==> design/flow/config.mk <==
export PLATFORM = sky130hd
export DESIGN_NAME = alu_top
export DESIGN_NICKNAME = alu_top
export VERILOG_FILES = /design/flow/design.v
export SDC_FILE = /design/flow/constraint.sdc
export NUM_CORES = 4
export LEC_CHECK = 0
export CAP_MARGIN = 20
export CELL_PAD_IN_SITES_GLOBAL_PLACEMENT = 2
export CORE_ASPECT_RATIO = 1.92
export CORE_MARGIN = 5
export CORE_UTILIZATION = 27
export CTS_CLUSTER_SIZE = 52
export GPL_TIMING_DRIVEN = 0
export HOLD_SLACK_MARGIN = -0.0
export MAX_ROUTING_LAYER = met4
export MIN_ROUTING_LAYER = met2
export PLACE_DENSITY_LB_ADDON = 0.06
export SLEW_MARGIN = 20
==> design/flow/design.v <==
`timescale 1ns / 1ns
module alu_top(clk, a, b, s, result, zero);
input clk;
input [15:0] a, b;
input [3:0] s;
output reg [15:0] result;
output reg zero;
reg [15:0] a_q, b_q;
reg [3:0] s_q;
wire [15:0] alu_result;
wire alu_zero;
always @(posedge clk) begin
    a_q <= a;
    b_q <= b;
    s_q <= s;
    result <= alu_result;
    zero <= alu_zero;
end
alu u_alu(.a(a_q), .b(b_q), .s(s_q), .result(alu_result), .zero_detection(alu_zero));
endmodule

`timescale 1ns / 1ns
module three_to_one_mux(d0,d1,d2,s,y);
input [15:0] d0, d1, d2;
input [1:0] s;
output [15:0] y;
reg [15:0] y;
always@(d0 or d1 or d2 or s)
begin
case(s)
      2'b00  : y = d0;
      2'b01  : y = d1;
      2'b10  : y = d2;
      default : y = d0; 
endcase
end
endmodule
module rotate_right(n, value, result);
	input [15:0] n, value;
	output reg [15:0] result;
	reg [15:0] temp, temp2;
	always@(*)
	begin
		temp = 16'd0;
		temp2 = 16'd0;
		case(n[3:0])
			0:
				begin
				result = value;
				end
			1:
				begin
				temp = { {15 - 1 + 1{1'b0}}, value[1 - 1: 0] };
				temp2 = value >> 1;
				result = {temp[1 - 1: 0] , temp2[15 - 1: 0]};
				end
			2:
				begin
				temp = { {15 - 2 + 1{1'b0}}, value[2 - 1: 0] };
				temp2 = value >> 2;
				result = {temp[2 - 1: 0] , temp2[15 - 2: 0]};
				end
			3:
				begin
				temp = { {15 - 3 + 1{1'b0}}, value[3 - 1: 0] };
				temp2 = value >> 3;
				result = {temp[3 - 1: 0] , temp2[15 - 3: 0]};
				end
			4:
				begin
				temp = { {15 - 4 + 1{1'b0}}, value[4 - 1: 0] };
				temp2 = value >> 4;
				result = {temp[4 - 1: 0] , temp2[15 - 4: 0]};
				end
			5:
				begin
				temp = { {15 - 5 + 1{1'b0}}, value[5 - 1: 0] };
				temp2 = value >> 5;
				result = {temp[5 - 1: 0] , temp2[15 - 5: 0]};
				end
			6:
				begin
				temp = { {15 - 6 + 1{1'b0}}, value[6 - 1: 0] };
				temp2 = value >> 6;
				result = {temp[6 - 1: 0] , temp2[15 - 6: 0]};
				end
			7:
				begin
				temp = { {15 - 7 + 1{1'b0}}, value[7 - 1: 0] };
				temp2 = value >> 7;
				result = {temp[7 - 1: 0] , temp2[15 - 7: 0]};
				end
			8:
				begin
				temp = { {15 - 8 + 1{1'b0}}, value[8 - 1: 0] };
				temp2 = value >> 8;
				result = {temp[8 - 1: 0] , temp2[15 - 8: 0]};
				end
			9:
				begin
				temp = { {15 - 9 + 1{1'b0}}, value[9 - 1: 0] };
				temp2 = value >> 9;
				result = {temp[9 - 1: 0] , temp2[15 - 9: 0]};
				end
			10:
				begin
				temp = { {15 - 10 + 1{1'b0}}, value[10 - 1: 0] };
				temp2 = value >> 10;
				result = {temp[10 - 1: 0] , temp2[15 - 10: 0]};
				end
			11:
				begin
				temp = { {15 - 11 + 1{1'b0}}, value[11 - 1: 0] };
				temp2 = value >> 11;
				result = {temp[11 - 1: 0] , temp2[15 - 11: 0]};
				end
			12:
				begin
				temp = { {15 - 12 + 1{1'b0}}, value[12 - 1: 0] };
				temp2 = value >> 12;
				result = {temp[12 - 1: 0] , temp2[15 - 12: 0]};
				end
			13:
				begin
				temp = { {15 - 13 + 1{1'b0}}, value[13 - 1: 0] };
				temp2 = value >> 13;
				result = {temp[13 - 1: 0] , temp2[15 - 13: 0]};
				end
			14:
				begin
				temp = { {15 - 14 + 1{1'b0}}, value[14 - 1: 0] };
				temp2 = value >> 14;
				result = {temp[14 - 1: 0] , temp2[15 - 14: 0]};
				end
			15:
				begin
				temp = { {15 - 15 + 1{1'b0}}, value[15 - 1: 0] };
				temp2 = value >> 15;
				result = {temp[15 - 1: 0] , temp2[15 - 15: 0]};
				end
		endcase
	end
endmodule
module rotate_left(n, value, result);
	input [15:0] n, value;
	output reg [15:0] result;
	reg [15:0] temp, temp2;
	always@(*)
	begin
		temp = 16'd0;
		temp2 = 16'd0;
		case(n[3:0])
			0:
				begin
				result = value;
				end
			1:
				begin
				temp = { {15 - 1 + 1{1'b0}}, value[15:15 - 1 + 1] };
				temp2 = value << 1;
				result = {temp2[15:1] , temp[1 - 1:0]};
				end
			2:
				begin
				temp = { {15 - 2 + 1{1'b0}}, value[15:15 - 2 + 1] };
				temp2 = value << 2;
				result = {temp2[15:2] , temp[2 - 1:0]};
				end
			3:
				begin
				temp = { {15 - 3 + 1{1'b0}}, value[15:15 - 3 + 1] };
				temp2 = value << 3;
				result = {temp2[15:3] , temp[3 - 1:0]};
				end
			4:
				begin
				temp = { {15 - 4 + 1{1'b0}}, value[15:15 - 4 + 1] };
				temp2 = value << 4;
				result = {temp2[15:4] , temp[4 - 1:0]};
				end
			5:
				begin
				temp = { {15 - 5 + 1{1'b0}}, value[15:15 - 5 + 1] };
				temp2 = value << 5;
				result = {temp2[15:5] , temp[5 - 1:0]};
				end
			6:
				begin
				temp = { {15 - 6 + 1{1'b0}}, value[15:15 - 6 + 1] };
				temp2 = value << 6;
				result = {temp2[15:6] , temp[6 - 1:0]};
				end
			7:
				begin
				temp = { {15 - 7 + 1{1'b0}}, value[15:15 - 7 + 1] };
				temp2 = value << 7;
				result = {temp2[15:7] , temp[7 - 1:0]};
				end
			8:
				begin
				temp = { {15 - 8 + 1{1'b0}}, value[15:15 - 8 + 1] };
				temp2 = value << 8;
				result = {temp2[15:8] , temp[8 - 1:0]};
				end
			9:
				begin
				temp = { {15 - 9 + 1{1'b0}}, value[15:15 - 9 + 1] };
				temp2 = value << 9;
				result = {temp2[15:9] , temp[9 - 1:0]};
				end
			10:
				begin
				temp = { {15 - 10 + 1{1'b0}}, value[15:15 - 10 + 1] };
				temp2 = value << 10;
				result = {temp2[15:10] , temp[10 - 1:0]};
				end
			11:
				begin
				temp = { {15 - 11 + 1{1'b0}}, value[15:15 - 11 + 1] };
				temp2 = value << 11;
				result = {temp2[15:11] , temp[11 - 1:0]};
				end
			12:
				begin
				temp = { {15 - 12 + 1{1'b0}}, value[15:15 - 12 + 1] };
				temp2 = value << 12;
				result = {temp2[15:12] , temp[12 - 1:0]};
				end
			13:
				begin
				temp = { {15 - 13 + 1{1'b0}}, value[15:15 - 13 + 1] };
				temp2 = value << 13;
				result = {temp2[15:13] , temp[13 - 1:0]};
				end
			14:
				begin
				temp = { {15 - 14 + 1{1'b0}}, value[15:15 - 14 + 1] };
				temp2 = value << 14;
				result = {temp2[15:14] , temp[14 - 1:0]};
				end
			15:
				begin
				temp = { {15 - 15 + 1{1'b0}}, value[15:15 - 15 + 1] };
				temp2 = value << 15;
				result = {temp2[15:15] , temp[15 - 1:0]};
				end
		endcase
	end
endmodule
`timescale 1ns / 1ns
module alu(a,b,s,result,zero_detection);
input [15:0] a, b;
input [3:0] s;
output [15:0] result;
output reg zero_detection;
wire [15:0] rol_result, ror_result;
reg [15:0] other_result;
reg [1:0] mux_select;
wire [15:0] temp_result;
rotate_left rl1(.n(a), .value(b), .result(rol_result));
rotate_right rr1(.n(a), .value(b), .result(ror_result));
three_to_one_mux mux_1(.d0(rol_result),.d1(ror_result),.d2(other_result),.s(mux_select),.y(temp_result));
always@(*)
begin
 other_result = 16'd0;
 mux_select = 2'h2;
 case(s)
      4'b1111: begin other_result = a + b; mux_select = 3'h2;end   
      4'b1110: begin other_result = a - b; mux_select = 3'h2;end  
      4'b1101: begin other_result = a & b; mux_select = 3'h2;end 
      4'b1100: begin other_result = a | b; mux_select = 3'h2;end 
      4'b0001: begin other_result = a * b; mux_select = 3'h2;end
      4'b1100: begin other_result = a / b; mux_select = 3'h2;end
      4'b1010: begin other_result = a<<b; mux_select = 3'h2;end
      4'b1011: begin other_result = a>>b; mux_select = 3'h2;end
      4'b1000:    begin 
                  if (a < b) 
                        begin 
                              other_result = 16'd1; 
                              mux_select = 3'h2; 
                        end
                  else
                        begin
                              other_result = 0;
                              mux_select = 3'h2; 
                        end
                  end 
      4'b1001:    begin 
                  if(a > b) 
                        begin
                              other_result = 16'd1; 
                              mux_select = 3'h2;
                        end
                  else
                        begin
                              other_result = 0;
                              mux_select = 3'h2; 
                        end
                  end
      4'b1001: begin mux_select = 3'h0;end
      4'b1010: begin mux_select = 3'h1; end
      default: ;
endcase      
end 
always@(*)
begin
if(result == 0)
      zero_detection = 1;
else
      zero_detection = 0;
end 
assign result = temp_result;
endmodule
==> design/flow/run.sh <==
#!/bin/bash
# the make line also repeats each setting of config.mk as NAME=value (left out here)
make -C /OpenROAD-flow-scripts/flow DESIGN_CONFIG=/design/flow/config.mk WORK_HOME=/design/flow/orfs CLKGATE_MAP_FILE= finish
==> design/flow/constraint.sdc <==
create_clock -name core_clock -period 8.0 [get_ports {clk}]
set_input_delay 1.6000 -clock core_clock [delete_from_list [all_inputs] [get_ports {clk}]]
set_output_delay 1.6000 -clock core_clock [all_outputs]
set_load 0.01 [all_outputs]
==> impl_metrics.json, run 1 <==
{
  "critical_path_class": "flip-flop to flip-flop",
  "coreArea_sq_mm": 0.03222,
  "edf_count": 0,
  "power.switching_mw": 1.508,
  "cpMaxStageDelayCell": "dfxtp_1",
  "powerDensity_mw_per_mm2": 268.1,
  "final_hold_viol_count": 0,
  "syn_area_sq_mm": 0.008812,
  "synth.distinct_cells": 77,
  "worstPathArrival_ns": 7.87,
  "synthAoiAreaFrac_pct": 15.66,
  "adder_share_pct": 32.46,
  "rsz0062_at_grt": "no",
  "skew_ns": 0.008476,
  "holdPathEnd": "result[4]",
  "fin_crit_ns": 7.601,
  "p_clk_share_pct": 10.3,
  "max-cap-violations": 0,
  "comb_cell_power_mw": 2.13,
  "grtUsageTotal_pct": 40.07,
  "ys_sh_mux_pct": 7.270,
  "r2r_slack_ns": 0.40,
  "setup_viol": 0,
  "synthTopCellsByCount": "155 x inv_1, 119 x nor2_1, 111 x nand2_1, 99 x ha_1, 81 x fa_1",
  "holdPathStages": 1,
  "p_comb_share_pct": 77.8,
  "via_per_inst": 7.395,
  "first_pass_iters": 10,
  "dpl.hpwl_um": 38740,
  "initialDrtViolationCount": 2551,
  "p_int_mw": 1.224,
  "wl_um": 47030,
  "antenna_found_initial": 1,
  "yosys_warnings": 5,
  "cp-startpoint": "b_q[4]",
  "clock-sinks": 53,
  "slew_headroom_pct": 29.62,
  "seq_power_share_pct": 11.8,
  "die-area_sq_mm": 0.03655,
  "yosys_cells": 1092,
  "endpoint_kind": "flip-flop",
  "critPathTopFamily": "adder cells",
  "htreeDepth": 2,
  "post_drt_wl_per_cell_um": 29.82,
  "die_h_um": 260.3,
  "netSwitchingFraction_pct": 55.19,
  "finalClockPeriodUsage_pct": 95.02,
  "synthTopLogicFamily": "adder cells",
  "cp_cell_sequence": "clkbuf_2, clkinvlp_4, buf_4, buf_4, nor2_1, fa_1, inv_1, fa_1, fa_1, fa_1, inv_1, fa_1, inv_1, fa_1, inv_1, ha_1, a2111oi_0, nor3_2, a31oi_1, xor2_1, o2111ai_1, or4_1, nor2_1",
  "core_util_floorplan_pct": 27.35,
  "yosys.area.top_type_share_pct": 18.40,
  "insertion_delay_ns": 0.33,
  "worstMarginPinSlew_ns": 1.056,
  "crit_buf_inv": 8,
  "cp-start-kind": "flip-flop",
  "endpoint": "zero",
  "drtAntennaViolNets": 0,
  "synth_seq_share_pct": 12.04,
  "cts_buffer_depth": 2,
  "fp_nets": 1309,
  "grt_pass1_wl_um": 66190,
  "vdd_drop_max_mv": 0.6396,
  "die_width_um": 140.4,
  "fin_util_pct": 31.62,
  "top_power_group": "combinational logic",
  "maxSlewViolCount": 0,
  "std_cell_rows": 91,
  "most_common_cell": "inv_1",
  "syn_avg_cell_area_sq_um": 8.070,
  "rr_endpoint": "zero",
  "clkSlewWorstSetupHoldPaths_ns": 0.08,
  "cts_tree": "yes",
  "io_pins": 54,
  "root_buffer": "clkbuf_16",
  "whs_ns": 0.8666,
  "ff_type": "dfxtp_1",
  "grt_pass1_vias": 13120,
  "grt_max_degree": 21,
  "ys_area_sq_mm": 0.008812,
  "fmax_mhz": 131.6,
  "simple_gate_share_pct": 17.61,
  "cts_buffers": 5,
  "synth_async_sr_flop_share_pct": 0,
  "ys_sh_xor_pct": 4.870,
  "path_depth": 23,
  "hp-class": "flip-flop to flip-flop",
  "gp_congestion": 1.035,
  "io_buffers": 53,
  "area_growth_pct": 15.60,
  "drc_errors": 0,
  "rr_startpoint": "b_q[4]",
  "area_leaders": "fa_1 18%, ha_1 14%, dfxtp_1 12%",
  "synthCells": 1092,
  "grt_overflow_total": 0,
  "seq_power_mw": 0.324,
  "critPathRequiredTime_ns": 8.27,
  "max_stage_delay_ns": 0.66,
  "hold_start": "b_q[4]",
  "reg2regPathDepth": 23,
  "path_max_fanout": 10,
  "fin_nets": 1370,
  "outcome": "timing/DRC/antenna clean",
  "p_clk_mw": 0.282,
  "crit_top_cell": "fa_1",
  "synth_flop_count": 53,
  "vias": 11660,
  "leakagePower_nw": 4.480,
  "warning_count": 59,
  "yosysTopAreaCell": "fa_1"
}
## per-stage QoR
step | std cells | TNS (ns) | setup slack [ns] | cell area (sq um) | power [mW]
final | 1577 | 0 | 0.3986 | 10190 | 2.732
after global routing | 1577 | 0 | 0.02750 | 10190 | 3.008
after CTS | 1571 | 0 | 0.009147 | 10100 | 2.685
after detailed placement | 1564 | -1.344 | -1.259 | 9883 | 2.348
after global placement | 1563 | -1.857 | -1.439 | 9866 | 2.370
after floorplan | 1092 | 0 | 1.095 | 8812 | 1.560
## area by class of cell
cell class              instances  area (sq um)
inverters                     159         603.1
fillers                      3500         22030
plain buffers                  59         315.3
well taps                     418         523.0
flip-flops and latches         53          1064
repair buffers                 58         565.5
clock buffers                   5         125.1
multi-input cells             817          6932
diodes                          5         12.51
clock inverters                 3         47.55
## what timing repair did
action / in CTS / in global routing
buffers inserted: 0 / 4
pin swaps: 0 / 3
resized: 18 / 33
hold buffers: 0 / 0
setup endpoints to repair: 3 / 1
## per-layer routing
| metal | vias to the layer above | global-route usage [%] | routed length (um) |
|---|---|---|---|
| met5 | - | - | 0 |
| met4 | 0 | 7.866 | 5145 |
| met3 | 433 | 43.05 | 15750 |
| met2 | 3470 | 53.82 | 26140 |
| met1 | 3971 | - | 0 |
| li1 | 3788 | - | - |
==> inputs of run 2 (changes only) <==
- CAP_MARGIN: 20 -> 0
- CELL_PAD_IN_SITES_GLOBAL_PLACEMENT: 2 -> default
- CORE_ASPECT_RATIO: 1.92 -> default
- CORE_MARGIN: 5 -> 2
- CORE_UTILIZATION: 27 -> 72
- CTS_CLUSTER_DIAMETER: default -> 30
- CTS_CLUSTER_SIZE: 52 -> 50
- GPL_TIMING_DRIVEN: 0 -> default
- HOLD_SLACK_MARGIN: -0.0 -> default
- MIN_ROUTING_LAYER: met2 -> default
- PLACE_DENSITY: default -> 0.35
- PLACE_DENSITY_LB_ADDON: 0.06 -> default
- SETUP_SLACK_MARGIN: default -> 0.82
- clock period: 8.0 -> 6.42 ns (I/O delays scaled with it)
==> impl_metrics.json, run 2 <==
{
  "max-cap-violations": 0,
  "critPathTopFamily": "adder cells",
  "comb_cell_power_mw": 2.93,
  "powerDensity_mw_per_mm2": 358.9,
  "grtUsageTotal_pct": 58.49,
  "p_int_mw": 1.696,
  "warning_count": 64,
  "cts_tree": "yes",
  "die-area_sq_mm": 0.01314,
  "r2r_slack_ns": 0.24,
  "top_power_group": "combinational logic",
  "cp-startpoint": "a_q[8]",
  "cts_hold_buf": 0,
  "drc_errors": 0,
  "root_buffer": "clkbuf_16",
  "htreeDepth": 2,
  "ff_type": "dfxtp_1",
  "clock-sinks": 53,
  "path_max_fanout": 5,
  "synth_seq_share_pct": 12.04,
  "synth.distinct_cells": 77,
  "critical_path_class": "flip-flop to flip-flop",
  "simple_gate_share_pct": 17.61,
  "worstPathArrival_ns": 6.43,
  "holdPathStages": 3,
  "hp-class": "flip-flop to flip-flop",
  "crit_buf_inv": 5,
  "skew_ns": 0.01681,
  "leakagePower_nw": 4.561,
  "area_growth_pct": 14.97,
  "grt_max_degree": 40,
  "die_h_um": 114.6,
  "seq_power_mw": 0.405,
  "rsz0062_at_grt": "yes",
  "crit_top_cell": "fa_1",
  "seq_power_share_pct": 11.1,
  "fin_nets": 1358,
  "tns_ns": 0,
  "first_pass_iters": 23,
  "ys_sh_xor_pct": 4.870,
  "yosys_warnings": 5,
  "p_comb_share_pct": 80.5,
  "wl_um": 36140,
  "dpl.hpwl_um": 25740,
  "endpoint_kind": "flip-flop",
  "clkSlewWorstSetupHoldPaths_ns": 0.09,
  "cts_buffer_depth": 2,
  "yosys_cells": 1092,
  "most_common_cell": "inv_1",
  "holdPathEnd": "result[3]",
  "place_area_sq_mm": 0.009619,
  "syn_avg_cell_area_sq_um": 8.070,
  "ys_area_sq_mm": 0.008812,
  "initialDrtViolationCount": 2124,
  "path_depth": 20,
  "io_pins": 54,
  "setup_viol": 0,
  "finalClockPeriodUsage_pct": 96.26,
  "cpMaxStageDelayCell": "fa_1",
  "cp-start-kind": "flip-flop",
  "endpoint": "zero",
  "edf_count": 0,
  "netSwitchingFraction_pct": 53.36,
  "fillers": 660,
  "antennaDiodeCount": 0,
  "rr_endpoint": "zero",
  "insertion_delay_ns": 0.33,
  "p_clk_mw": 0.305,
  "slew_headroom_pct": 45.04,
  "synthTopCellsByCount": "155 x inv_1, 119 x nor2_1, 111 x nand2_1, 99 x ha_1, 81 x fa_1",
  "ys_sh_mux_pct": 7.270,
  "synthCells": 1092,
  "adder_share_pct": 32.46,
  "core_util_floorplan_pct": 73.67,
  "synthTopLogicFamily": "adder cells",
  "max_stage_delay_ns": 0.57,
  "grt_overflow_total": 0,
  "synthAoiAreaFrac_pct": 15.66,
  "antenna_found_initial": 0,
  "coreArea_sq_mm": 0.01196,
  "vdd_drop_max_mv": 0.3897,
  "synth_async_sr_flop_share_pct": 0,
  "area_leaders": "fa_1 18%, ha_1 14%, dfxtp_1 12%",
  "vias": 9569,
  "reg2regPathDepth": 20,
  "io_buffers": 53,
  "fin_area_sq_mm": 0.01013,
  "grt_pass1_vias": 9430,
  "grt_pass1_wl_um": 54970,
  "maxSlewViolCount": 0,
  "critPathRequiredTime_ns": 6.67,
  "fmax_mhz": 161.8,
  "power.switching_mw": 1.940,
  "yosysTopAreaCell": "fa_1",
  "fin_crit_ns": 6.180,
  "via_per_inst": 7.424,
  "yosys.area.top_type_share_pct": 18.40,
  "hold_start": "b_q[3]",
  "synth_flop_count": 53,
  "post_drt_wl_per_cell_um": 28.04,
  "outcome": "timing/DRC/antenna clean",
  "die_width_um": 114.6,
  "rr_startpoint": "a_q[8]",
  "std_cell_rows": 40,
  "worstMarginPinSlew_ns": 0.8244,
  "fin_util_pct": 84.70,
  "drtAntennaViolNets": 0,
  "gp_congestion": 1.122,
  "fp_nets": 1309,
  "final_hold_viol_count": 0,
  "cts_buffers": 5,
  "syn_area_sq_mm": 0.008812,
  "p_clk_share_pct": 8.4,
  "cp_cell_sequence": "inv_2, nor2_1, fa_1, inv_1, fa_1, inv_1, ha_1, fa_1, fa_1, inv_1, fa_1, inv_1, ha_4, o41ai_4, xor2_2, o211ai_1, or4_1, or4_1, or4_1, nor2_1"
}
## run 2: what timing repair did
item | CTS | global route
buffers inserted | 7 | 3
setup endpoints to repair | 2 | 4
gates resized | 68 | 11
pin swaps | 11 | 12
## run 2: final cells by class
| type | count | area (sq um) | share of cell area (%) |
|---|---|---|---|
| clock inverter | 3 | 25.02 | 0.2470 |
| multi-input combinational | 817 | 7127 | 70.35 |
| clock buffer | 5 | 125.1 | 1.235 |
| timing repair buffer | 105 | 943.4 | 9.312 |
| inverter | 159 | 628.1 | 6.200 |
| tap | 147 | 183.9 | 1.815 |
| sequential | 53 | 1099 | 10.84 |
## run 2: routing by layer
layer | GRT usage (%) | share of wire [%] | vias to the layer above
met5 | - | 0 | -
li1 | - | - | 3784
met4 | 43.74 | 11 | 0
met1 | 63.39 | 31 | 4278
met2 | 82.52 | 41 | 1079
met3 | 28.27 | 16 | 428
## run 2: per-stage QoR
stage / hold WS (ns) / power, mW / setup WS [ns] / cells
after floorplan: 0.5644 / 2.041 / 0.4364 / 1092
after global placement: 0.7482 / 2.660 / 0.04015 / 1270
after detailed placement: 0.7731 / 2.797 / 0.01927 / 1270
after CTS: 0.7938 / 3.325 / 0.4758 / 1285
after global routing: 0.8383 / 3.753 / 0.1149 / 1289
final: 0.8273 / 3.636 / 0.2400 / 1289
==> inputs of run 3 (changes only) <==
- CAP_MARGIN: 0 -> 20
- CELL_PAD_IN_SITES_GLOBAL_PLACEMENT: default -> 3
- CORE_ASPECT_RATIO: default -> 1.92
- CORE_MARGIN: 2 -> 5
- CORE_UTILIZATION: 72 -> 27
- CTS_CLUSTER_DIAMETER: 30 -> default
- CTS_CLUSTER_SIZE: 50 -> 52
- GPL_TIMING_DRIVEN: default -> 1
- HOLD_SLACK_MARGIN: default -> -0.0
- MIN_ROUTING_LAYER: default -> met2
- PLACE_DENSITY: 0.35 -> default
- PLACE_DENSITY_LB_ADDON: default -> 0.06
- SETUP_SLACK_MARGIN: 0.82 -> default
- TNS_END_PERCENT: default -> 40
- clock period: 6.42 -> 8.0 ns (I/O delays scaled with it)
==> impl_metrics.json, run 3 <==
{
  "p_clk_mw": 0.264,
  "rr_startpoint": "a_q[7]",
  "top_power_group": "combinational logic",
  "cts_buffer_depth": 2,
  "seq_power_share_pct": 12.0,
  "fillers": 3510,
  "synth_seq_share_pct": 12.04,
  "syn_area_sq_mm": 0.008812,
  "grt_pass1_wl_um": 65030,
  "crit_buf_inv": 5,
  "grt_max_degree": 44,
  "grtUsageTotal_pct": 38.82,
  "p_clk_share_pct": 9.7,
  "worstMarginPinSlew_ns": 0.9797,
  "clock-sinks": 53,
  "reg2regPathDepth": 20,
  "vdd_drop_max_mv": 0.3147,
  "yosys_cells": 1092,
  "simple_gate_share_pct": 17.61,
  "io_pins": 54,
  "p_comb_share_pct": 78.3,
  "fin_crit_ns": 7.107,
  "ys_sh_xor_pct": 4.870,
  "area_growth_pct": 13.06,
  "p_int_mw": 1.179,
  "ctsResizeCount": 0,
  "adder_share_pct": 32.46,
  "drtAntennaViolNets": 0,
  "layout_setup_ws_ns": 0.8931,
  "wl_um": 45710,
  "antenna_found_initial": 0,
  "coreArea_sq_mm": 0.03222,
  "r2r_slack_ns": 0.89,
  "cpMaxStageDelayCell": "dfxtp_1",
  "max_stage_delay_ns": 0.82,
  "endpoint_kind": "flip-flop",
  "initialDrtViolationCount": 2267,
  "comb_cell_power_mw": 2.13,
  "dpl.hpwl_um": 36590,
  "whs_ns": 0.8525,
  "drc_errors": 0,
  "via_per_inst": 7.448,
  "yosys.area.top_type_share_pct": 18.40,
  "leakagePower_nw": 4.414,
  "ys_sh_mux_pct": 7.270,
  "seq_power_mw": 0.326,
  "die_h_um": 260.3,
  "rsz0062_at_grt": "no",
  "hp-class": "flip-flop to flip-flop",
  "ys_area_sq_mm": 0.008812,
  "holdPathEnd": "result[2]",
  "cts_setup_buffers": 0,
  "power_mw": 2.721,
  "fin_nets": 1336,
  "netSwitchingFraction_pct": 56.66,
  "skew_ns": 0.03360,
  "final_hold_viol_count": 0,
  "die_width_um": 140.4,
  "finalClockPeriodUsage_pct": 88.84,
  "ff_type": "dfxtp_1",
  "cts_hold_buf": 0,
  "io_buffers": 53,
  "root_buffer": "clkbuf_16",
  "cts_buffers": 5,
  "hold_start": "b_q[4]",
  "cp_cell_sequence": "inv_1, nor2_1, fa_1, inv_1, fa_1, fa_1, fa_1, inv_1, fa_1, inv_1, fa_1, inv_1, ha_1, nor2_1, nor3_1, a31oi_1, xor2_1, o2111ai_1, or4_1, nor2_1",
  "maxSlewViolCount": 0,
  "critPathTopFamily": "adder cells",
  "critical_path_class": "flip-flop to flip-flop",
  "synthAoiAreaFrac_pct": 15.66,
  "yosysTopAreaCell": "fa_1",
  "setup_viol": 0,
  "cts_tree": "yes",
  "yosys_warnings": 5,
  "powerDensity_mw_per_mm2": 273.1,
  "synth_async_sr_flop_share_pct": 0,
  "core_util_floorplan_pct": 27.35,
  "pre_cts_slack_ns": 1.008,
  "cp-start-kind": "flip-flop",
  "die-area_sq_mm": 0.03655,
  "outcome": "timing/DRC/antenna clean",
  "critPathRequiredTime_ns": 8.26,
  "area_leaders": "fa_1 18%, ha_1 14%, dfxtp_1 12%",
  "std_cell_rows": 91,
  "edf_count": 0,
  "gp_congestion": 1.014,
  "synthCells": 1092,
  "path_depth": 20,
  "cp-startpoint": "a_q[7]",
  "fp_nets": 1309,
  "most_common_cell": "inv_1",
  "vias": 11460,
  "insertion_delay_ns": 0.34,
  "tns_ns": 0,
  "clkSlewWorstSetupHoldPaths_ns": 0.09,
  "slew_headroom_pct": 34.08,
  "warning_count": 59,
  "rr_endpoint": "zero",
  "path_max_fanout": 13,
  "power.switching_mw": 1.542,
  "post_drt_wl_per_cell_um": 29.70,
  "first_pass_iters": 8,
  "worstPathArrival_ns": 7.37,
  "holdPathStages": 2,
  "syn_avg_cell_area_sq_um": 8.070,
  "synthTopLogicFamily": "adder cells",
  "grt_overflow_total": 0,
  "synth_flop_count": 53,
  "max-cap-violations": 0,
  "endpoint": "zero",
  "crit_top_cell": "fa_1",
  "synth.distinct_cells": 77,
  "fmax_mhz": 140.7,
  "grt_pass1_vias": 13150,
  "htreeDepth": 2,
  "synthTopCellsByCount": "155 x inv_1, 119 x nor2_1, 111 x nand2_1, 99 x ha_1, 81 x fa_1"
}
[run 3: final cells by class]
class                   instances  area (sq um)  area share [%]
repair buffers                 83         755.7           7.585
diodes                          1         2.502         0.02512
flip-flops and latches         53          1064           10.67
clock buffers                   5         125.1           1.256
multi-input cells             817          6868           68.93
clock inverters                 3         28.78          0.2888
well taps                     418         523.0           5.249
inverters                     159         596.8           5.990
[run 3: layer usage]
metal	vias to the layer above	track usage (%)	share of wire, %
met3	374	43.93	35
met2	3462	51.49	56
met4	0	5.684	8.8
met1	3905	-	0
li1	3722	-	-
met5	-	-	0
[run 3: per-stage QoR]
stage	area [sq um]	util [%]	cells
finish	9963	30.92	1539
global route	9961	30.91	1538
CTS	9961	30.91	1538
detailed placement	9807	30.44	1530
global placement	9807	30.44	1530
floorplan	8812	-	1092
==> inputs of run 4 (changes only) <==
- ABC_AREA: default -> 0
- CELL_PAD_IN_SITES_GLOBAL_PLACEMENT: 3 -> 0
- CORE_ASPECT_RATIO: 1.92 -> default
- CORE_MARGIN: 5 -> 2
- CORE_UTILIZATION: 27 -> 40
- CTS_CLUSTER_DIAMETER: default -> 391
- CTS_CLUSTER_SIZE: 52 -> 98
- GPL_TIMING_DRIVEN: 1 -> default
- HOLD_SLACK_MARGIN: -0.0 -> default
- MAX_ROUTING_LAYER: met4 -> default
- MIN_ROUTING_LAYER: met2 -> default
- PLACE_DENSITY: default -> 0.43
- PLACE_DENSITY_LB_ADDON: 0.06 -> default
- TNS_END_PERCENT: 40 -> 100
==> impl_metrics.json, run 4 <==
{
  "synthTopLogicFamily": "adder cells",
  "p_clk_mw": 0.281,
  "cp-startpoint": "a_q[1]",
  "synth_async_sr_flop_share_pct": 0,
  "fin_crit_ns": 6.832,
  "crit_top_cell": "fa_1",
  "max-cap-violations": 0,
  "outcome": "timing/DRC/antenna clean",
  "max_stage_delay_ns": 0.69,
  "r2r_slack_ns": 1.17,
  "leakagePower_nw": 4.368,
  "rsz0062_at_grt": "no",
  "grt_overflow_total": 0,
  "fp_nets": 1309,
  "p_int_mw": 1.191,
  "yosysTopAreaCell": "fa_1",
  "vdd_drop_max_mv": 0.1887,
  "fin_nets": 1324,
  "critPathRequiredTime_ns": 8.25,
  "maxSlewViolCount": 0,
  "synthCells": 1092,
  "power_mw": 2.456,
  "drtAntennaViolNets": 0,
  "cts_buffer_depth": 2,
  "holdPathStages": 2,
  "netSwitchingFraction_pct": 51.50,
  "comb_cell_power_mw": 1.85,
  "initialDrtViolationCount": 777,
  "via_per_inst": 5.787,
  "final_hold_viol_count": 0,
  "hold_start": "b_q[4]",
  "seq_power_share_pct": 13.4,
  "clock-sinks": 53,
  "grtUsageTotal_pct": 29.45,
  "synth_seq_share_pct": 12.04,
  "ff_type": "dfxtp_1",
  "synth.distinct_cells": 77,
  "io_pins": 54,
  "wl_um": 34260,
  "critPathTopFamily": "adder cells",
  "cp-start-kind": "flip-flop",
  "clkSlewWorstSetupHoldPaths_ns": 0.08,
  "holdPathEnd": "result[4]",
  "cpMaxStageDelayCell": "dfxtp_1",
  "insertion_delay_ns": 0.32,
  "vias": 8033,
  "area_leaders": "fa_1 18%, ha_1 14%, dfxtp_1 12%",
  "reg2regPathDepth": 20,
  "edf_count": 0,
  "seq_power_mw": 0.330,
  "skew_ns": 0.01622,
  "htreeDepth": 2,
  "die_h_um": 152.4,
  "path_max_fanout": 14,
  "first_pass_iters": 5,
  "tns_ns": 0,
  "worstMarginPinSlew_ns": 0.7841,
  "die_width_um": 152.4,
  "syn_area_sq_mm": 0.008812,
  "layout_setup_ws_ns": 1.168,
  "cts_buffers": 5,
  "rr_endpoint": "zero",
  "warning_count": 61,
  "rr_startpoint": "a_q[1]",
  "drc_errors": 0,
  "worstPathArrival_ns": 7.08,
  "endpoint": "zero",
  "power.switching_mw": 1.265,
  "die-area_sq_mm": 0.02323,
  "place_inst": 1380,
  "powerDensity_mw_per_mm2": 252.8,
  "cts_hold_buf": 0,
  "finalClockPeriodUsage_pct": 85.40,
  "fmax_mhz": 146.4,
  "cp_cell_sequence": "clkinv_1, nor2_1, fa_1, fa_1, ha_1, fa_1, inv_1, fa_1, fa_1, inv_1, ha_1, o2111ai_1, nand2_1, o41ai_1, xor2_1, o211ai_1, or4_1, or4_1, or4_1, nor2_1",
  "slew_headroom_pct": 47.06,
  "top_power_group": "combinational logic",
  "yosys_cells": 1092,
  "synthAoiAreaFrac_pct": 15.66,
  "adder_share_pct": 32.46,
  "syn_avg_cell_area_sq_um": 8.070,
  "grt_max_degree": 44,
  "ys_sh_xor_pct": 4.870,
  "core_util_floorplan_pct": 40.50,
  "grt_pass1_wl_um": 51850,
  "p_clk_share_pct": 11.4,
  "endpoint_kind": "flip-flop",
  "yosys_warnings": 5,
  "fin_cells": 1388,
  "dpl.hpwl_um": 27780,
  "simple_gate_share_pct": 17.61,
  "post_drt_wl_per_cell_um": 24.68,
  "synth_flop_count": 53,
  "yosys.area.top_type_share_pct": 18.40,
  "fin_area_sq_mm": 0.009717,
  "antennaDiodeCount": 0,
  "io_buffers": 53,
  "ctsResizeCount": 0,
  "cts_setup_buffers": 0,
  "cts_tree": "yes",
  "path_depth": 20,
  "root_buffer": "clkbuf_16",
  "most_common_cell": "inv_1",
  "synthTopCellsByCount": "155 x inv_1, 119 x nor2_1, 111 x nand2_1, 99 x ha_1, 81 x fa_1",
  "antenna_found_initial": 0,
  "coreArea_sq_mm": 0.02176,
  "hp-class": "flip-flop to flip-flop",
  "critical_path_class": "flip-flop to flip-flop",
  "place_area_sq_mm": 0.009537,
  "area_growth_pct": 10.27,
  "crit_buf_inv": 3,
  "setup_viol": 0,
  "fillers": 2268,
  "gp_congestion": 0.9551,
  "ys_sh_mux_pct": 7.270,
  "pre_cts_slack_ns": 1.210,
  "ys_area_sq_mm": 0.008812,
  "std_cell_rows": 54,
  "p_comb_share_pct": 75.1,
  "grt_pass1_vias": 8174
}
==> run 4: layout make-up <==
type | instances | area, sq um | area share [%]
multi-input combinational | 817 | 6862 | 70.62
inverter | 159 | 596.8 | 6.142
tap | 280 | 350.3 | 3.605
clock buffer | 6 | 138.9 | 1.429
timing repair buffer | 71 | 665.6 | 6.850
sequential | 53 | 1062 | 10.93
clock inverter | 2 | 41.29 | 0.4249
==> run 4: metal layers <==
layer  part of all wire (%)  wire (um)  up-vias  GRT usage, %
li1                       -          -     3717             -
met1                     45      15330     3931         41.34
met2                     46      15750      329         48.31
met3                    6.0       2057       56         3.015
met4                    3.3       1119        0         8.642
met5                      0          0        -             0
==> run 4: through the flow <==
step	util (%)	hold WS, ns
global route	44.66	0.8342
global placement	43.83	0.8180
detailed placement	43.83	0.7752
CTS	44.66	0.7852
floorplan	-	0.5635
finish	44.66	0.7868
==> inputs of run 5 (changes only) <==
- ABC_AREA: 0 -> default
- CELL_PAD_IN_SITES_GLOBAL_PLACEMENT: 0 -> default
- CORE_UTILIZATION: 40 -> 59
- CTS_CLUSTER_DIAMETER: 391 -> default
- CTS_CLUSTER_SIZE: 98 -> default
- PLACE_DENSITY: 0.43 -> default
- TNS_END_PERCENT: 100 -> default
- clock period: 8.0 -> 5.16 ns (I/O delays scaled with it)
==> impl_metrics.json, run 5 <==
{
  "outcome": "failed layout checks",
  "violations": "negative setup slack",
  "leakagePower_nw": 5.090,
  "reg2regPathDepth": 21,
  "power.switching_mw": 2.738,
  "worstMarginPinSlew_ns": 0.7838,
  "synth_async_sr_flop_share_pct": 0,
  "seq_power_share_pct": 8.7,
  "grt_overflow_total": 0,
  "syn_avg_cell_area_sq_um": 8.070,
  "syn_area_sq_mm": 0.008812,
  "p_clk_share_pct": 6.3,
  "ff_type": "dfxtp_1",
  "via_per_inst": 6.429,
  "first_pass_iters": 6,
  "dpl.hpwl_um": 26690,
  "cp_cell_sequence": "inv_4, nor2_4, fa_1, fa_1, ha_2, fa_1, inv_2, fa_1, fa_1, inv_2, ha_4, buf_6, o2111ai_4, nand2_2, o41ai_4, xor2_2, o211ai_1, or4_1, or4_1, or4_1, nor2_1",
  "yosys.area.top_type_share_pct": 18.40,
  "comb_cell_power_mw": 4.79,
  "final_hold_viol_count": 0,
  "vdd_drop_max_mv": 0.8177,
  "cts_buffers": 5,
  "htreeDepth": 2,
  "synthAoiAreaFrac_pct": 15.66,
  "slew_headroom_pct": 47.00,
  "fin_nets": 1460,
  "critical_path_class": "flip-flop to flip-flop",
  "ys_area_sq_mm": 0.008812,
  "synthCells": 1092,
  "drc_errors": 0,
  "p_clk_mw": 0.357,
  "synth.distinct_cells": 77,
  "grt_max_degree": 39,
  "p_int_mw": 2.898,
  "std_cell_rows": 44,
  "most_common_cell": "inv_1",
  "critPathTopFamily": "adder cells",
  "netSwitchingFraction_pct": 48.58,
  "clkSlewWorstSetupHoldPaths_ns": 0.08,
  "powerDensity_mw_per_mm2": 503.1,
  "simple_gate_share_pct": 17.61,
  "skew_ns": 0.007824,
  "layout_setup_ws_ns": -0.8747,
  "p_comb_share_pct": 85.0,
  "fmax_mhz": 165.7,
  "worstPathArrival_ns": 6.27,
  "place_inst": 1399,
  "antennaDiodeCount": 0,
  "insertion_delay_ns": 0.31,
  "cp-start-kind": "flip-flop",
  "holdPathStages": 1,
  "rr_endpoint": "zero",
  "cts_tree": "yes",
  "fin_crit_ns": 6.035,
  "rr_startpoint": "a_q[3]",
  "maxSlewViolCount": 0,
  "grt_pass1_wl_um": 52140,
  "crit_top_cell": "fa_1",
  "place_area_sq_mm": 0.01040,
  "root_buffer": "clkbuf_16",
  "yosys_cells": 1092,
  "cts_hold_buf": 0,
  "endpoint_kind": "flip-flop",
  "antenna_found_initial": 1,
  "path_max_fanout": 4,
  "yosys_warnings": 5,
  "post_drt_wl_per_cell_um": 24.02,
  "critPathRequiredTime_ns": 5.40,
  "initialDrtViolationCount": 1200,
  "synthTopCellsByCount": "155 x inv_1, 119 x nor2_1, 111 x nand2_1, 99 x ha_1, 81 x fa_1",
  "hold_start": "s_q[0]",
  "fin_cells": 1428,
  "wl_um": 34310,
  "yosysTopAreaCell": "fa_1",
  "synth_flop_count": 53,
  "ys_sh_xor_pct": 4.870,
  "fp_nets": 1309,
  "coreArea_sq_mm": 0.01459,
  "hp-class": "flip-flop to flip-flop",
  "edf_count": 0,
  "crit_buf_inv": 4,
  "setup_viol": 6,
  "seq_power_mw": 0.491,
  "fin_util_pct": 76.79,
  "tns_ns": -1.684,
  "max-cap-violations": 0,
  "io_buffers": 53,
  "io_pins": 54,
  "cts_buffer_depth": 2,
  "adder_share_pct": 32.46,
  "finalClockPeriodUsage_pct": 117.0,
  "synthTopLogicFamily": "adder cells",
  "top_power_group": "combinational logic",
  "max_stage_delay_ns": 0.52,
  "vias": 9181,
  "die_width_um": 126.2,
  "synth_seq_share_pct": 12.04,
  "fin_area_sq_mm": 0.01120,
  "cpMaxStageDelayCell": "fa_1",
  "endpoint": "zero",
  "ys_sh_mux_pct": 7.270,
  "whs_ns": 0.7213,
  "holdPathEnd": "result[0]",
  "warning_count": 64,
  "grt_pass1_vias": 9002,
  "die-area_sq_mm": 0.01593,
  "drtAntennaViolNets": 0,
  "grtUsageTotal_pct": 42.86,
  "r2r_slack_ns": -0.87,
  "clock-sinks": 53,
  "rsz0062_at_grt": "yes",
  "path_depth": 21,
  "gp_congestion": 1.121,
  "area_growth_pct": 27.13,
  "cp-startpoint": "a_q[3]",
  "die_h_um": 126.2,
  "area_leaders": "fa_1 18%, ha_1 14%, dfxtp_1 12%",
  "core_util_floorplan_pct": 60.40
}
run 5: through the flow:
| step | total power, mW | setup WS [ns] |
|---|---|---|
| floorplan | 2.588 | -0.8236 |
| global placement | 3.951 | -1.022 |
| detailed placement | 4.015 | -1.107 |
| CTS | 5.016 | -0.7673 |
| global route | 5.900 | -1.083 |
| finish | 5.636 | -0.8747 |
run 5: per-layer routing:
metal  vias up  part of all wire, %  global-route usage (%)
met5         -                    0                       0
li1       3987                    -                       -
met2       660                   46                   69.04
met3       159                   11                   9.388
met1      4375                   38                   55.01
met4         0                  6.1                   20.30
run 5: area by class of cell:
type	count	area [sq um]
Clock buffer	7	132.6
Fill cell	1070	3386
Inverter	159	615.6
Tap cell	184	230.2
Sequential cell	53	1097
Timing Repair Buffer	207	1799
Multi-Input combinational cell	817	7321
Clock inverter	1	7.507
run 5: timing repair:
action / in CTS / in global routing
pin swaps: 31 / 26
setup buffers: 20 / 2
setup endpoints to repair: 6 / 7
gates resized: 100 / 39
==> inputs of run 6 (changes only) <==
- ABC_AREA: default -> 1
- CAP_MARGIN: 20 -> 35
- CELL_PAD_IN_SITES_GLOBAL_PLACEMENT: default -> 3
- CORE_ASPECT_RATIO: default -> 1.76
- CORE_UTILIZATION: 59 -> 40
- CTS_CLUSTER_DIAMETER: default -> 32
- CTS_CLUSTER_SIZE: default -> 84
- PLACE_DENSITY: default -> 0.5
- SETUP_SLACK_MARGIN: default -> 2.32
- SLEW_MARGIN: 20 -> 10
- clock period: 5.16 -> 8.0 ns (I/O delays scaled with it)
==> impl_metrics.json, run 6 <==
{
  "outcome": "timing/DRC/antenna clean",
  "place_inst": 1823,
  "fin_util_pct": 46.97,
  "ys_area_sq_mm": 0.009756,
  "drtAntennaViolNets": 0,
  "die_width_um": 121.7,
  "ff_type": "dfxtp_1",
  "endpoint": "zero",
  "fmax_mhz": 174.1,
  "netSwitchingFraction_pct": 52.59,
  "place_area_sq_mm": 0.01047,
  "leakagePower_nw": 6.206,
  "rr_endpoint": "zero",
  "finalClockPeriodUsage_pct": 71.80,
  "area_growth_pct": 15.21,
  "path_max_fanout": 4,
  "coreArea_sq_mm": 0.02393,
  "synth_async_sr_flop_share_pct": 0,
  "synthTopLogicFamily": "simple AND/OR/NAND/NOR gates",
  "whs_ns": 0.7738,
  "yosys.area.top_type_share_pct": 16.62,
  "gp_congestion": 0.9689,
  "wl_um": 41180,
  "p_clk_share_pct": 10.1,
  "slew_headroom_pct": 42.75,
  "edf_count": 0,
  "cts_buffer_depth": 2,
  "yosys_cells": 1502,
  "warning_count": 64,
  "area_leaders": "fa_1 17%, nand2_1 15%, ha_1 13%",
  "io_buffers": 53,
  "holdPathEnd": "result[0]",
  "first_pass_iters": 5,
  "cpMaxStageDelayCell": "fa_1",
  "fp_nets": 1719,
  "synthTopCellsByCount": "398 x nand2_1, 303 x inv_1, 131 x nand3_1, 99 x ha_1, 88 x nor2_1",
  "powerDensity_mw_per_mm2": 242.5,
  "synthCells": 1502,
  "synth_seq_share_pct": 10.88,
  "pre_cts_slack_ns": 1.223,
  "synth_flop_count": 53,
  "grt_overflow_total": 0,
  "rr_startpoint": "a_q[6]",
  "core_util_floorplan_pct": 40.77,
  "max-cap-violations": 0,
  "cp-start-kind": "flip-flop",
  "syn_area_sq_mm": 0.009756,
  "vdd_drop_max_mv": 0.1656,
  "grt_pass1_vias": 10260,
  "r2r_slack_ns": 2.26,
  "rsz0062_at_grt": "yes",
  "yosys_warnings": 5,
  "grt_max_degree": 44,
  "root_buffer": "clkbuf_16",
  "fin_crit_ns": 5.744,
  "critPathTopFamily": "adder cells",
  "htreeDepth": 2,
  "max_stage_delay_ns": 0.55,
  "seq_power_mw": 0.325,
  "via_per_inst": 5.342,
  "std_cell_rows": 75,
  "simple_gate_share_pct": 34.04,
  "die_h_um": 211.2,
  "crit_top_cell": "fa_1",
  "ys_sh_xor_pct": 1.257,
  "power.switching_mw": 1.434,
  "vias": 9968,
  "critPathRequiredTime_ns": 8.29,
  "adder_share_pct": 29.32,
  "top_power_group": "combinational logic",
  "crit_buf_inv": 6,
  "synth.distinct_cells": 58,
  "path_depth": 27,
  "die-area_sq_mm": 0.02570,
  "skew_ns": 0.01750,
  "clock-sinks": 53,
  "post_drt_wl_per_cell_um": 22.07,
  "setup_viol": 0,
  "insertion_delay_ns": 0.34,
  "initialDrtViolationCount": 625,
  "cts_buffers": 5,
  "cts_tree": "yes",
  "fin_cells": 1866,
  "most_common_cell": "nand2_1",
  "power_mw": 2.726,
  "ys_sh_mux_pct": 0,
  "dpl.hpwl_um": 33080,
  "grtUsageTotal_pct": 33.02,
  "cp-startpoint": "a_q[6]",
  "holdPathStages": 5,
  "critical_path_class": "flip-flop to flip-flop",
  "worstMarginPinSlew_ns": 0.8579,
  "p_comb_share_pct": 77.9,
  "syn_avg_cell_area_sq_um": 6.495,
  "fin_nets": 1775,
  "io_pins": 54,
  "layout_setup_ws_ns": 2.256,
  "comb_cell_power_mw": 2.12,
  "synthAoiAreaFrac_pct": 9.042,
  "fin_area_sq_mm": 0.01124,
  "antenna_found_initial": 0,
  "grt_pass1_wl_um": 61230,
  "final_hold_viol_count": 0,
  "hold_start": "s_q[1]",
  "maxSlewViolCount": 0,
  "p_int_mw": 1.292,
  "endpoint_kind": "flip-flop",
  "yosysTopAreaCell": "fa_1",
  "hp-class": "flip-flop to flip-flop",
  "reg2regPathDepth": 27,
  "antennaDiodeCount": 0,
  "drc_errors": 0,
  "cts_hold_buf": 0,
  "clkSlewWorstSetupHoldPaths_ns": 0.09,
  "p_clk_mw": 0.276,
  "worstPathArrival_ns": 6.03,
  "tns_ns": 0,
  "seq_power_share_pct": 11.9
}
[run 6: cell type report]
class                           instances  area (sq um)
Fill cell                            2617         12690
Sequential cell                        53          1120
Clock buffer                            5         125.1
Timing Repair Buffer                  105         969.7
Multi-Input combinational cell       1077          7412
Clock inverter                          2         38.79
Tap cell                              308         385.4
Inverter                              316          1189
[run 6: routing by layer]
layer / up-vias / share of wire, % / track usage (%)
li1: 4745 / - / -
met1: 4761 / 35 / 33.74
met5: - / 0 / 0
met2: 348 / 54 / 62.88
met4: 0 / 7.6 / 21.48
met3: 114 / 3.3 / 2.511
[run 6: timing repair]
action,in CTS,in global routing
setup buffers,33,3
setup endpoints to repair,6,5
gates resized,70,31
pin swaps,13,23
==> inputs of run 7 (changes only) <==
- ABC_AREA: 1 -> default
- CAP_MARGIN: 35 -> 20
- CELL_PAD_IN_SITES_GLOBAL_PLACEMENT: 3 -> default
- CORE_ASPECT_RATIO: 1.76 -> 1.35
- CORE_UTILIZATION: 40 -> 33
- CTS_CLUSTER_DIAMETER: 32 -> 300
- CTS_CLUSTER_SIZE: 84 -> default
- MAX_ROUTING_LAYER: default -> met5
- MIN_ROUTING_LAYER: default -> met1
- PLACE_DENSITY: 0.5 -> default
- PLACE_DENSITY_LB_ADDON: default -> 0.16
- SETUP_SLACK_MARGIN: 2.32 -> default
- SLEW_MARGIN: 10 -> 15
- TNS_END_PERCENT: default -> 95
- clock period: 8.0 -> 5.9 ns (I/O delays scaled with it)
==> impl_metrics.json, run 7 <==
{
  "maxSlewViolCount": 0,
  "vdd_drop_max_mv": 0.3930,
  "finalClockPeriodUsage_pct": 102.1,
  "p_clk_share_pct": 8.8,
  "yosys_cells": 1092,
  "hp-class": "flip-flop to flip-flop",
  "htreeDepth": 2,
  "area_growth_pct": 22.66,
  "holdPathEnd": "result[2]",
  "synthTopLogicFamily": "adder cells",
  "critPathRequiredTime_ns": 6.15,
  "yosys.area.top_type_share_pct": 18.40,
  "ys_sh_mux_pct": 7.270,
  "synth_seq_share_pct": 12.04,
  "root_buffer": "clkbuf_16",
  "antennaDiodeCount": 0,
  "critical_path_class": "flip-flop to flip-flop",
  "synthTopCellsByCount": "155 x inv_1, 119 x nor2_1, 111 x nand2_1, 99 x ha_1, 81 x fa_1",
  "simple_gate_share_pct": 17.61,
  "r2r_slack_ns": -0.12,
  "syn_area_sq_mm": 0.008812,
  "cp-startpoint": "b_q[6]",
  "reg2regPathDepth": 21,
  "cpMaxStageDelayCell": "or4_1",
  "max-cap-violations": 0,
  "die_h_um": 193.9,
  "first_pass_iters": 5,
  "seq_power_share_pct": 10.5,
  "post_drt_wl_per_cell_um": 23.47,
  "synth_flop_count": 53,
  "dpl.hpwl_um": 30790,
  "critPathTopFamily": "adder cells",
  "io_pins": 54,
  "coreArea_sq_mm": 0.02633,
  "cp-start-kind": "flip-flop",
  "clock-sinks": 53,
  "leakagePower_nw": 4.899,
  "power.switching_mw": 1.993,
  "cts_setup_buffers": 0,
  "edf_count": 0,
  "p_int_mw": 2.113,
  "grt_overflow_total": 0,
  "grt_max_degree": 41,
  "rr_endpoint": "zero",
  "worstMarginPinSlew_ns": 0.7087,
  "fp_nets": 1309,
  "syn_avg_cell_area_sq_um": 8.070,
  "clkSlewWorstSetupHoldPaths_ns": 0.08,
  "netSwitchingFraction_pct": 48.53,
  "tns_ns": -0.1214,
  "drc_errors": 0,
  "endpoint_kind": "flip-flop",
  "path_max_fanout": 4,
  "layout_setup_ws_ns": -0.1214,
  "core_util_floorplan_pct": 33.47,
  "vias": 8574,
  "endpoint": "zero",
  "io_buffers": 53,
  "skew_ns": 0.01231,
  "comb_cell_power_mw": 3.31,
  "worstPathArrival_ns": 6.27,
  "fin_nets": 1427,
  "grt_pass1_wl_um": 56550,
  "ff_latch_area_sq_mm": 0.001082,
  "seq_power_mw": 0.430,
  "holdPathStages": 2,
  "synthCells": 1092,
  "synth.distinct_cells": 77,
  "place_area_sq_mm": 0.01049,
  "wl_um": 36750,
  "die-area_sq_mm": 0.02804,
  "insertion_delay_ns": 0.31,
  "crit_buf_inv": 8,
  "most_common_cell": "inv_1",
  "crit_top_cell": "fa_1",
  "p_clk_mw": 0.362,
  "power_mw": 4.106,
  "die_width_um": 144.6,
  "gp_congestion": 0.9998,
  "via_per_inst": 5.475,
  "hold_start": "b_q[4]",
  "cts_buffers": 5,
  "setup_viol": 1,
  "drtAntennaViolNets": 0,
  "std_cell_rows": 69,
  "comb_area_sq_mm": 0.007030,
  "ys_area_sq_mm": 0.008812,
  "max_stage_delay_ns": 0.57,
  "rsz0062_at_grt": "yes",
  "powerDensity_mw_per_mm2": 379.8,
  "fmax_mhz": 166.1,
  "violations": "negative setup slack",
  "adder_share_pct": 32.46,
  "p_comb_share_pct": 80.7,
  "cts_tree": "yes",
  "cp_cell_sequence": "inv_1, buf_4, buf_4, nor2_1, fa_1, inv_1, fa_1, inv_1, fa_1, fa_1, fa_1, inv_1, fa_1, inv_1, ha_1, buf_4, a31oi_2, xor2_4, o2111ai_2, or4_1, nor2_1",
  "cts_buffer_depth": 2,
  "initialDrtViolationCount": 787,
  "antenna_found_initial": 0,
  "warning_count": 62,
  "fin_crit_ns": 6.021,
  "slew_headroom_pct": 52.15,
  "top_power_group": "combinational logic",
  "yosys_warnings": 5,
  "synthAoiAreaFrac_pct": 15.66,
  "yosysTopAreaCell": "fa_1",
  "rr_startpoint": "b_q[6]",
  "grt_pass1_vias": 9083,
  "ff_type": "dfxtp_1",
  "path_depth": 21,
  "outcome": "failed layout checks",
  "fillers": 2716,
  "synth_async_sr_flop_share_pct": 0,
  "final_hold_viol_count": 0,
  "fin_area_sq_mm": 0.01081,
  "ys_sh_xor_pct": 4.870,
  "area_leaders": "fa_1 18%, ha_1 14%, dfxtp_1 12%",
  "grtUsageTotal_pct": 27.33
}
[run 7: per-layer routing]
metal | track usage [%] | wire length, um | up-vias
met5 | 0 | 0 | -
met2 | 45.30 | 17680 | 342
met4 | 17.08 | 2937 | 0
met3 | 2.741 | 1733 | 109
met1 | 33.62 | 14400 | 4205
li1 | - | - | 3918
[run 7: timing repair]
item,CTS,global route
pin swaps,9,1
gates resized,32,14
endpoints found under the setup margin,2,2
hold buffers,0,0
cloned,0,0
[run 7: per-stage QoR]
step / setup WS (ns) / instances / hold slack, ns / utilization, %
final: -0.1214 / 1566 / 0.7956 / 41.05
after global routing: -0.4078 / 1566 / 0.8099 / 41.05
after CTS: -0.1205 / 1566 / 0.8384 / 40.90
after detailed placement: -0.4595 / 1558 / 0.8004 / 39.85
after global placement: -0.4044 / 1558 / 0.7861 / 39.85
after floorplan: -0.08360 / 1092 / 0.5644 / -
[run 7: final cells by class]
type | instances | area share (%)
clock buffers | 7 | 1.320
clock inverters | 1 | 0.2778
inverters | 159 | 5.603
multi-input cells | 817 | 65.04
flip-flops and latches | 53 | 10.01
well taps | 355 | 4.109
repair buffers | 174 | 13.64
==> inputs of run 8 (changes only) <==
- CORE_ASPECT_RATIO: 1.35 -> default
- CORE_UTILIZATION: 33 -> 68
- CTS_CLUSTER_DIAMETER: 300 -> 31
- MAX_ROUTING_LAYER: met5 -> default
- MIN_ROUTING_LAYER: met1 -> default
- PLACE_DENSITY_LB_ADDON: 0.16 -> default
- SLEW_MARGIN: 15 -> 20
- TNS_END_PERCENT: 95 -> default
- clock period: 5.9 -> 6.25 ns (I/O delays scaled with it)
==> impl_metrics.json, run 8 <==
{
  "place_inst": 1318,
  "top_power_group": "combinational logic",
  "area_growth_pct": 14.30,
  "endpoint_kind": "flip-flop",
  "holdPathEnd": "result[0]",
  "synthCells": 1092,
  "place_area_sq_mm": 0.009758,
  "via_per_inst": 6.838,
  "critPathTopFamily": "adder cells",
  "worstPathArrival_ns": 6.52,
  "netSwitchingFraction_pct": 53.14,
  "power.switching_mw": 1.833,
  "synthTopCellsByCount": "155 x inv_1, 119 x nor2_1, 111 x nand2_1, 99 x ha_1, 81 x fa_1",
  "rsz0062_at_grt": "yes",
  "yosys_cells": 1092,
  "die_width_um": 117.8,
  "cp_cell_sequence": "buf_4, buf_8, ha_1, inv_1, fa_1, inv_1, ha_1, ha_1, fa_1, ha_1, inv_1, fa_1, inv_1, ha_1, and2_1, o21ai_1, nand2_1, o41ai_4, xor2_2, o211ai_1, or4_1, or4_1, or4_1, nor2_1",
  "clkSlewWorstSetupHoldPaths_ns": 0.08,
  "drc_errors": 0,
  "insertion_delay_ns": 0.31,
  "ys_area_sq_mm": 0.008812,
  "gp_congestion": 1.076,
  "vdd_drop_max_mv": 0.3416,
  "die_h_um": 117.8,
  "adder_share_pct": 32.46,
  "fp_nets": 1309,
  "grt_max_degree": 32,
  "syn_area_sq_mm": 0.008812,
  "ys_sh_mux_pct": 7.270,
  "tns_ns": -0.01939,
  "grt_pass1_vias": 8838,
  "vias": 9074,
  "crit_buf_inv": 6,
  "fin_crit_ns": 6.269,
  "final_hold_viol_count": 0,
  "skew_ns": 0.009853,
  "r2r_slack_ns": -0.02,
  "core_util_floorplan_pct": 69.83,
  "power_mw": 3.449,
  "p_clk_share_pct": 9.2,
  "ys_sh_xor_pct": 4.870,
  "root_buffer": "clkbuf_16",
  "grt_overflow_total": 0,
  "grt_pass1_wl_um": 48820,
  "yosysTopAreaCell": "fa_1",
  "synth_flop_count": 53,
  "reg2regPathDepth": 24,
  "max-cap-violations": 0,
  "post_drt_wl_per_cell_um": 24.68,
  "finalClockPeriodUsage_pct": 100.3,
  "drtAntennaViolNets": 0,
  "fin_nets": 1371,
  "edf_count": 0,
  "comb_cell_power_mw": 2.72,
  "fmax_mhz": 159.5,
  "powerDensity_mw_per_mm2": 342.4,
  "hp-class": "flip-flop to flip-flop",
  "synth.distinct_cells": 77,
  "coreArea_sq_mm": 0.01262,
  "syn_avg_cell_area_sq_um": 8.070,
  "critical_path_class": "flip-flop to flip-flop",
  "initialDrtViolationCount": 1552,
  "cpMaxStageDelayCell": "fa_1",
  "antenna_found_initial": 1,
  "leakagePower_nw": 4.606,
  "seq_power_share_pct": 11.8,
  "yosys_warnings": 5,
  "p_clk_mw": 0.316,
  "cts_hold_buf": 0,
  "synth_seq_share_pct": 12.04,
  "area_leaders": "fa_1 18%, ha_1 14%, dfxtp_1 12%",
  "maxSlewViolCount": 0,
  "cts_tree": "yes",
  "first_pass_iters": 6,
  "cp-start-kind": "flip-flop",
  "whs_ns": 0.7751,
  "rr_endpoint": "zero",
  "cts_buffer_depth": 2,
  "simple_gate_share_pct": 17.61,
  "synthTopLogicFamily": "adder cells",
  "hold_start": "s_q[0]",
  "ff_type": "dfxtp_1",
  "slew_headroom_pct": 19.36,
  "cp-startpoint": "b_q[2]",
  "violations": "negative setup slack",
  "warning_count": 62,
  "die-area_sq_mm": 0.01389,
  "critPathRequiredTime_ns": 6.50,
  "htreeDepth": 2,
  "outcome": "failed layout checks",
  "io_buffers": 53,
  "antennaDiodeCount": 0,
  "max_stage_delay_ns": 0.57,
  "seq_power_mw": 0.408,
  "most_common_cell": "inv_1",
  "p_int_mw": 1.616,
  "crit_top_cell": "ha_1",
  "path_max_fanout": 14,
  "fin_cells": 1327,
  "synth_async_sr_flop_share_pct": 0,
  "yosys.area.top_type_share_pct": 18.40,
  "grtUsageTotal_pct": 45.78,
  "wl_um": 32750,
  "worstMarginPinSlew_ns": 1.193,
  "synthAoiAreaFrac_pct": 15.66,
  "fin_area_sq_mm": 0.01007,
  "dpl.hpwl_um": 25600,
  "layout_setup_ws_ns": -0.01939,
  "cts_buffers": 5,
  "endpoint": "zero",
  "clock-sinks": 53,
  "p_comb_share_pct": 79.0,
  "rr_startpoint": "b_q[2]",
  "io_pins": 54,
  "path_depth": 24,
  "holdPathStages": 1,
  "std_cell_rows": 41,
  "setup_viol": 1
}
## run 8: layer usage
metal  track usage, %  vias up  part of all wire [%]
met5                0        -                 0.043
met4            26.81        2                   8.6
met3            13.47      230                    14
met2            69.99      830                    43
met1            57.55     4204                    34
li1                 -     3808                     -
## run 8: repair_timing
item / 4_1_cts / 5_1_grt
pin swaps: 3 / 9
gates resized: 6 / 37
setup endpoints to repair: 1 / 1
buffers inserted: 0 / 1
## run 8: final cells by class
class / count / area [sq um]
Multi-Input combinational cell: 817 / 6968
Inverter: 159 / 603.1
Clock inverter: 1 / 8.758
Tap cell: 172 / 215.2
Clock buffer: 7 / 152.6
Sequential cell: 53 / 1079
Fill cell: 821 / 2547
Timing Repair Buffer: 118 / 1046
## run 8: per-stage QoR
| stage | setup slack, ns | utilization [%] |
|---|---|---|
| final | -0.01939 | 79.81 |
| after global routing | -0.1958 | 79.81 |
| after CTS | 0.01442 | 78.84 |
| after detailed placement | -0.1416 | 77.33 |
| after global placement | 0.08770 | 77.33 |
| after floorplan | 0.02700 | - |
==> inputs of run 9 (changes only) <==
- CORE_UTILIZATION: 68 -> 72
- CTS_CLUSTER_DIAMETER: 31 -> default
- PLACE_DENSITY_LB_ADDON: default -> 0.29
- clock period: 6.25 -> 6.65 ns (I/O delays scaled with it)
==> impl_metrics.json, run 9 <==
{
  "fin_nets": 1340,
  "drc_errors": 0,
  "finalClockPeriodUsage_pct": 97.18,
  "seq_power_mw": 0.385,
  "core_util_floorplan_pct": 73.67,
  "cp_cell_sequence": "clkinvlp_4, nor2_1, fa_1, fa_1, ha_1, fa_1, inv_1, fa_1, fa_1, inv_1, ha_1, o2111ai_1, nand2_1, o41ai_2, xor2_1, o211ai_1, or4_1, or4_1, or4_1, nor2_1",
  "synthTopCellsByCount": "155 x inv_1, 119 x nor2_1, 111 x nand2_1, 99 x ha_1, 81 x fa_1",
  "power_mw": 2.978,
  "place_inst": 1263,
  "simple_gate_share_pct": 17.61,
  "holdPathStages": 3,
  "comb_cell_power_mw": 2.27,
  "cts_buffer_depth": 2,
  "grt_pass1_vias": 8651,
  "synth_async_sr_flop_share_pct": 0,
  "cp-startpoint": "b_q[5]",
  "fin_util_pct": 81.04,
  "seq_power_share_pct": 12.9,
  "synth_seq_share_pct": 12.04,
  "endpoint": "zero",
  "fin_cells": 1271,
  "post_drt_wl_per_cell_um": 24.77,
  "grt_max_degree": 43,
  "clkSlewWorstSetupHoldPaths_ns": 0.07,
  "std_cell_rows": 40,
  "antenna_found_initial": 1,
  "cts_buffers": 5,
  "grtUsageTotal_pct": 48.85,
  "vdd_drop_max_mv": 0.2638,
  "leakagePower_nw": 4.444,
  "synthTopLogicFamily": "adder cells",
  "grt_overflow_total": 0,
  "htreeDepth": 2,
  "powerDensity_mw_per_mm2": 307.3,
  "coreArea_sq_mm": 0.01196,
  "skew_ns": 0.008101,
  "synthCells": 1092,
  "most_common_cell": "inv_1",
  "max_stage_delay_ns": 0.50,
  "critical_path_class": "flip-flop to flip-flop",
  "path_depth": 20,
  "hold_start": "s_q[3]",
  "max-cap-violations": 0,
  "cts_hold_buf": 0,
  "syn_avg_cell_area_sq_um": 8.070,
  "wl_um": 31490,
  "top_power_group": "combinational logic",
  "holdPathEnd": "result[0]",
  "area_growth_pct": 9.996,
  "cts_setup_buffers": 0,
  "synthAoiAreaFrac_pct": 15.66,
  "r2r_slack_ns": 0.19,
  "root_buffer": "clkbuf_16",
  "io_pins": 54,
  "fp_nets": 1309,
  "die_h_um": 114.6,
  "whs_ns": 0.8470,
  "p_int_mw": 1.449,
  "ys_area_sq_mm": 0.008812,
  "layout_setup_ws_ns": 0.1873,
  "ctsResizeCount": 0,
  "worstMarginPinSlew_ns": 0.8721,
  "path_max_fanout": 9,
  "die-area_sq_mm": 0.01314,
  "io_buffers": 53,
  "yosysTopAreaCell": "fa_1",
  "p_comb_share_pct": 76.3,
  "setup_viol": 0,
  "crit_top_cell": "fa_1",
  "insertion_delay_ns": 0.32,
  "outcome": "timing/DRC/antenna clean",
  "edf_count": 0,
  "ys_sh_mux_pct": 7.270,
  "clock-sinks": 53,
  "syn_area_sq_mm": 0.008812,
  "worstPathArrival_ns": 6.72,
  "dpl.hpwl_um": 24450,
  "fin_crit_ns": 6.463,
  "warning_count": 59,
  "final_hold_viol_count": 0,
  "cpMaxStageDelayCell": "fa_1",
  "hp-class": "flip-flop to flip-flop",
  "antennaDiodeCount": 0,
  "yosys_cells": 1092,
  "vias": 8835,
  "adder_share_pct": 32.46,
  "slew_headroom_pct": 41.32,
  "initialDrtViolationCount": 1475,
  "die_width_um": 114.6,
  "area_leaders": "fa_1 18%, ha_1 14%, dfxtp_1 12%",
  "synth.distinct_cells": 77,
  "fillers": 792,
  "cts_tree": "yes",
  "ys_sh_xor_pct": 4.870,
  "grt_pass1_wl_um": 47940,
  "p_clk_mw": 0.320,
  "power.switching_mw": 1.529,
  "yosys_warnings": 5,
  "via_per_inst": 6.951,
  "yosys.area.top_type_share_pct": 18.40,
  "gp_congestion": 1.091,
  "endpoint_kind": "flip-flop",
  "netSwitchingFraction_pct": 51.35,
  "p_clk_share_pct": 10.7,
  "crit_buf_inv": 3,
  "rr_startpoint": "b_q[5]",
  "maxSlewViolCount": 0,
  "first_pass_iters": 10,
  "synth_flop_count": 53,
  "rr_endpoint": "zero",
  "ff_type": "dfxtp_1",
  "cp-start-kind": "flip-flop",
  "critPathRequiredTime_ns": 6.90,
  "pre_cts_slack_ns": 0.07555,
  "drtAntennaViolNets": 0,
  "fmax_mhz": 154.7,
  "reg2regPathDepth": 20,
  "critPathTopFamily": "adder cells"
}
-- run 9: final cells by class --
class | instances | area [sq um] | share of cell area [%]
clock buffers | 5 | 125.1 | 1.291
clock inverters | 3 | 48.80 | 0.5034
inverters | 159 | 600.6 | 6.196
multi-input cells | 817 | 6882 | 71.00
flip-flops and latches | 53 | 1067 | 11.01
well taps | 147 | 183.9 | 1.898
repair buffers | 87 | 785.8 | 8.106
-- run 9: stage by stage --
step / instance area, sq um / setup TNS, ns
2_1_floorplan: 8816 / 0
3_3_place_gp: 9490 / 0
3_5_place_dp: 9490 / 0
4_1_cts: 9664 / 0
5_1_grt: 9693 / -0.004651
6_report: 9693 / 0
-- run 9: layer usage --
metal  track usage, %  share of wire, %
met4            29.59               8.2
met5                0                 0
met2            73.37                42
met3            14.98                15
met1            61.78                34
No activity file was given, so power comes from the tool's default toggle rates.
